==> v33 <==
==> flow/design.v <==
module ALU(in1,
				in2, 
				op, 
				result);
	output reg [31:0] result;
	input [31:0] in1, in2;
	input [3:0] op;  
	always @(*) begin
		case(op)
			4'b0001 : begin  
				result = in1 & in2;
			end
			4'b0010 : begin  
				result = in1 | in2;
			end
			4'b0011 : begin  
				result = in1 ^ in2;
			end
			4'b0100 : begin  
				result = in1 + in2;
			end
			4'b0101 : begin 
				result = in1 - in2;
			end
			4'b0110 : begin  
				result = in1 >> in2[4:0];
			end
			4'b0111 : begin  
				result = in1 << in2[4:0];
			end
			4'b1000 : begin  
				result = $signed(in1) >>> in2[4:0];
			end
			4'b1001 : begin  
				result = in1 <<< in2[4:0];
			end
			4'b1010 : begin  
				result = in1 + in2;
			end
			4'b1011 : begin  
				result = {31'b0, $signed(in1) < $signed(in2)};
			end
			4'b1100 : begin  
				result = {31'b0, in1 < in2};
			end
			default : begin 
				result = 32'b0;
			end
		endcase
	end
endmodule
module BCompare(input [31:0] op1, input [31:0] op2, input BrUn, output reg BEQ, output reg BLT);
	always@(*)begin
		BEQ = 1'b0;
		BLT = 1'b0;
		if(~BrUn)begin 
			if(op1 == op2) begin
				BEQ = 1'b1;
			end
			if($signed(op1) < $signed(op2)) begin
				BLT = 1'b1;
			end
		end
		else begin
			if({1'b0, op1} == {1'b0, op2}) begin
				BEQ = 1'b1;
			end
			if({1'b0,op1} < {1'b0, op2}) begin
				BLT = 1'b1;
			end
		end
	end
endmodule
module ControlUnit(IWord, PCSelect, RegWEn, ImmSel, BrUn, BEQ, BLT, BSel, ASel, ALUOP, WBSel, MemRW);
input [31:0] IWord;
input BEQ, BLT;
output reg PCSelect, RegWEn, ImmSel, BSel, ASel, WBSel, MemRW, BrUn;
output reg [3:0] ALUOP;
always@(*) begin
	PCSelect = 1'b0;
	RegWEn = 1'b0;
	ImmSel = 1'b0;
	BSel = 1'b0;
	ASel = 1'b0;
	MemRW = 1'b0;
	WBSel = 1'b1;
	BrUn = 1'b0;
	ALUOP = 4'h4;
	case(IWord[6:0])
		7'b0110011: begin  
			PCSelect = 1'b0;
			RegWEn = 1'b1;
			ImmSel = 1'b0;
			BSel = 1'b0;
			ASel = 1'b0;
			MemRW = 1'b0;
			WBSel = 1'b1;
			BrUn = 1'b0;
			case(IWord[14:12])
				3'h0 : begin
					case(IWord[30])
						 1'b0 : begin  
							ALUOP = 4'h4;
						 end
						 1'b1 : begin  
							ALUOP = 4'h5;
						end
					endcase
				end
				3'h1 : begin  
					ALUOP = 4'h7;
				end
				3'h2 : begin  
					ALUOP = 4'hb;
				end
				3'h3 : begin  
					ALUOP = 4'hc;
				end
				3'h4 : begin  
					ALUOP = 4'h3;
				end
				3'h5 : begin 
					case(IWord[30]) 
						1'b1: begin  
							ALUOP = 4'h8;
						end
						1'b0:begin  
							ALUOP = 4'h6;
						end
					endcase
				end
				3'h6 : begin  
					ALUOP = 4'h2;
				end
				3'h7 : begin  
					ALUOP = 4'h1;
				end
			endcase
		end
		7'b0010011 : begin  
			PCSelect = 1'b0;
			RegWEn = 1'b1;
			ImmSel = 1'b1;
			BSel = 1'b1;
			ASel = 1'b0;
			MemRW = 1'b0;
			WBSel = 1'b1;
			BrUn = 1'b0;
			case(IWord[14:12])
					3'h0 : begin  
							ALUOP = 4'h4;
					end
					3'h1 : begin  
						ALUOP = 4'h7;
					end
					3'h2 : begin  
						ALUOP = 4'hb;
					end
					3'h3 : begin  
						ALUOP = 4'hc;
					end
					3'h4 : begin  
						ALUOP = 4'h3;
					end
					3'h5 : begin 
						case(IWord[30])
							1'b0 : begin
								ALUOP = 4'h6;
							end
							1'b1 : begin
								ALUOP = 4'h8;
							end
						endcase
					end
					3'h6 : begin  
						ALUOP = 4'h2;
					end
					3'h7 : begin  
						ALUOP = 4'h1;
					end
			endcase
		end
		7'b0000011 : begin  
			PCSelect = 1'b0;
			RegWEn = 1'b1;
			ImmSel = 1'b1;
			BSel = 1'b1;
			ASel = 1'b0;
			ALUOP = 4'h4;
			MemRW = 1'b0;
			WBSel = 1'b0;
			BrUn = 1'b0;
		end
		7'b0100011 : begin  
			PCSelect = 1'b0;
			RegWEn = 1'b0;
			ImmSel = 1'b1;
			BSel = 1'b1;
			ASel = 1'b0;
			ALUOP = 4'h4;
			MemRW = 1'b1;
			WBSel = 1'b1;
		end
		7'b1100011 : begin  
			RegWEn = 1'b0;
			ImmSel = 1'b1;
			case(IWord[14:12]) 
				3'h0 : begin
					BrUn = 1'b0;
					PCSelect = BEQ;
				end
				3'h1 : begin
					BrUn = 1'b0;
					PCSelect = ~BEQ;
				end
				3'h4 : begin
					BrUn = 1'b0;
					PCSelect = BLT;
				end
				3'h5 : begin
					BrUn = 1'b0;
					PCSelect = BEQ | ~BLT;
				end
				3'h6 : begin
					BrUn = 1'b1;
					PCSelect = BLT;
				end
				3'h7 : begin
					BrUn = 1'b1;
					PCSelect = BEQ | ~BLT;
				end
				default:
				;
			endcase
			BSel = 1'b1;
			ASel = 1'b1;
			ALUOP = 4'h4;
			MemRW = 1'b0;
			WBSel = 1'b1;
		end
		default:
		;
	endcase
end
endmodule
module ImmExtend(input [12:0] imm, output reg [31:0] extend);
	always @(*) begin
		extend = {{19{imm[12]}}, imm};
	end
endmodule
module PC(input PCSel, input [31:0] branchVal, input clk, input reset, output reg [31:0] PCVal);
	always @(posedge clk) begin
		if(reset) begin
			PCVal <= 32'b0;
		end
		else if(PCSel) begin
			PCVal <= branchVal;
		end
		else begin
			PCVal <= PCVal + 3'b100;
		end
	end
endmodule
module RegFile(rs1, rs2, rd, din, out1, out2, clk, reset, enable, rw);
reg [31:0] steve [31:0];
integer i;
input [4:0] rd, rs1, rs2;
input clk, reset, enable, rw;
input [31:0] din;
output reg [31:0] out1, out2;
	always @(posedge clk) begin
		if (enable) begin
			if(reset) begin
				for( i = 0; i <= 31; i = i + 1 ) begin 
					steve[i] <= 32'b0;	
				end
			end
			else if(rw && rd != 5'd0) begin
				steve[rd] <= din; 
			end
		end
	end
	always @(*) begin
		out1 = 32'b0;
		out2 = 32'b0;
		if(enable) begin
			out1 = (rs1 == 5'd0) ? 32'b0 : steve[rs1];
			out2 = (rs2 == 5'd0) ? 32'b0 : steve[rs2];
		end
	end
endmodule
module Datapath(input clk,
					input reset,
					output [31:0] imem_addr,
					input [31:0] imem_rdata,
					output [31:0] dmem_addr,
					output [31:0] dmem_wdata,
					output dmem_we,
					input [31:0] dmem_rdata,
					output wb_valid,
					output [4:0] wb_rd,
					output [31:0] wb_data);
reg [31:0] WB;
wire PCSelect, RegWEn, ImmSel, BrUn, BEQ, BLT, BSel, ASel, WBSel, MemRW;
wire [3:0] ALUOP;
wire [31:0] longImm, IWord, data1Val, data2Val, result, PCVal, DmemOut;
reg [31:0] alu1, alu2;
reg [12:0] imm;
reg [4:0] rs1, rs2, rd;
assign IWord = imem_rdata;
assign imem_addr = PCVal;
RegFile regs(IWord[19:15], IWord[24:20], IWord[11:7], WB, data1Val, data2Val, clk, reset, 1'b1 , RegWEn);
BCompare compare(data1Val, data2Val, BrUn, BEQ, BLT);
ControlUnit cu(IWord, PCSelect, RegWEn, ImmSel, BrUn, BEQ, BLT, BSel, ASel, ALUOP, WBSel, MemRW);
PC pc(PCSelect, WB, clk, reset, PCVal);
ImmExtend longBoi(imm, longImm);
ALU alu(alu1, alu2, ALUOP, result);
assign dmem_addr = result;
assign dmem_wdata = data2Val;
assign dmem_we = MemRW & ~reset;
assign DmemOut = dmem_rdata;
assign wb_valid = RegWEn & (rd != 5'd0) & ~reset;
assign wb_rd = rd;
assign wb_data = WB;
	always@(*) begin
		if(ASel) begin
			alu1 = PCVal;
		end
		else begin
			alu1 = data1Val;
		end
		if(BSel) begin
			alu2 = longImm;
		end
		else begin
			alu2 = data2Val;
		end
		if(WBSel) begin
			WB = result;
		end
		else begin
			WB = DmemOut;
		end
		if(IWord[6:0] == 7'b1100011)begin  
			imm = {IWord[31], IWord[7], IWord[30:25], IWord[11:8], 1'b0};
		end
		else if(IWord[6:0] == 7'b0100011)begin  
			imm = {IWord[31], IWord[31:25], IWord[11:7]};
		end
		else begin
			imm = {IWord[31], IWord[31:20]};
		end
		rs1 = IWord[19:15];
		rs2 = IWord[24:20];
		rd = IWord[11:7];
	end
endmodule
==> flow/run.sh <==
#!/bin/bash
# the make line also repeats each setting of config.mk as NAME=value (left out here)
make -C /OpenROAD-flow-scripts/flow DESIGN_CONFIG=/design/flow/config.mk WORK_HOME=/design/flow/orfs CLKGATE_MAP_FILE= finish
==> flow/config.mk <==
export PLATFORM = sky130hd
export DESIGN_NAME = Datapath
export DESIGN_NICKNAME = Datapath
export VERILOG_FILES = /design/flow/design.v
export SDC_FILE = /design/flow/constraint.sdc
export NUM_CORES = 4
export LEC_CHECK = 0
export CAP_MARGIN = 20
export CORE_MARGIN = 2
export CORE_UTILIZATION = 57
export PLACE_DENSITY = 0.6
export SETUP_SLACK_MARGIN = 2.02
export SLEW_MARGIN = 20
export TNS_END_PERCENT = 15
==> flow/constraint.sdc <==
create_clock -name core_clock -period 7.78 [get_ports {clk}]
set_input_delay 1.5560 -clock core_clock [delete_from_list [all_inputs] [get_ports {clk}]]
set_output_delay 1.5560 -clock core_clock [all_outputs]
set_load 0.01 [all_outputs]
==> inputs of v2, as changes to v33 <==
ABC_AREA = 1   (was not set)
CELL_PAD_IN_SITES_DETAIL_PLACEMENT = 2   (was not set)
CELL_PAD_IN_SITES_GLOBAL_PLACEMENT = 2   (was not set)
CORE_ASPECT_RATIO = 1.04   (was not set)
CORE_MARGIN = 6   (was 2)
CORE_UTILIZATION = 63   (was 57)
CTS_CLUSTER_SIZE = 92   (was not set)
MAX_ROUTING_LAYER = met4   (was not set)
MIN_ROUTING_LAYER = met2   (was not set)
PLACE_DENSITY = not set   (was 0.6)
PLACE_DENSITY_LB_ADDON = 0.09   (was not set)
SETUP_SLACK_MARGIN = 1.16   (was 2.02)
SLEW_MARGIN = 0   (was 20)
TNS_END_PERCENT = 20   (was 15)
==> flow/constraint.sdc (replaced) <==
create_clock -name core_clock -period 12.1 [get_ports {clk}]
set_input_delay 2.4200 -clock core_clock [delete_from_list [all_inputs] [get_ports {clk}]]
set_output_delay 2.4200 -clock core_clock [all_outputs]
set_load 0.01 [all_outputs]
==> run summary <==
crit path max fanout - 8
Startpoint Class - input pin
initial antenna violation count - 20
Mapped Avg Cell Area - 11.1 um2
Clk network pwr share - 24.2%
CP Depth - 26
status - complete, but fails checks
r2r endpoint - regs.steve[14][31]
Finish-stage setup viols - 53
Synth logic family - multiplexers
gr ovfl total - 0
Combinational Power - 9.65 mW
worst reg-to-reg setup slack - 1.54 ns
setup ws final - -0.957 ns
Blocking Checks - setup timing
The numbers above come from v33.

==> run summary <==
yosys cell count - 9051
Mapped Avg Cell Area - 7.60 um2
Rows - 123
First Err - [ERROR FLW-0024] Place density exceeds 1.0 (current PLACE_DENSITY_LB_ADDON =  0.09). Please check if the value of  PLACE_DENSITY_LB_ADDON is between 0 and 0.99.
Post-synth regs - 1056
status - stopped before the end
FP Core Util - 63.6%
DIE WIDTH - 336 um
synth cell count leaders - 2213 x nand2_1, 1690 x nor2_1, 1333 x nand3_1
stage reached - global placement without I/O (3_1_place_gp_skip_io)
die area - 0.117 mm2
Synth logic family - simple AND/OR/NAND/NOR gates
core area - 0.108 mm2
The numbers above come from v2.

No activity file was given, so power comes from the tool's default toggle rates.
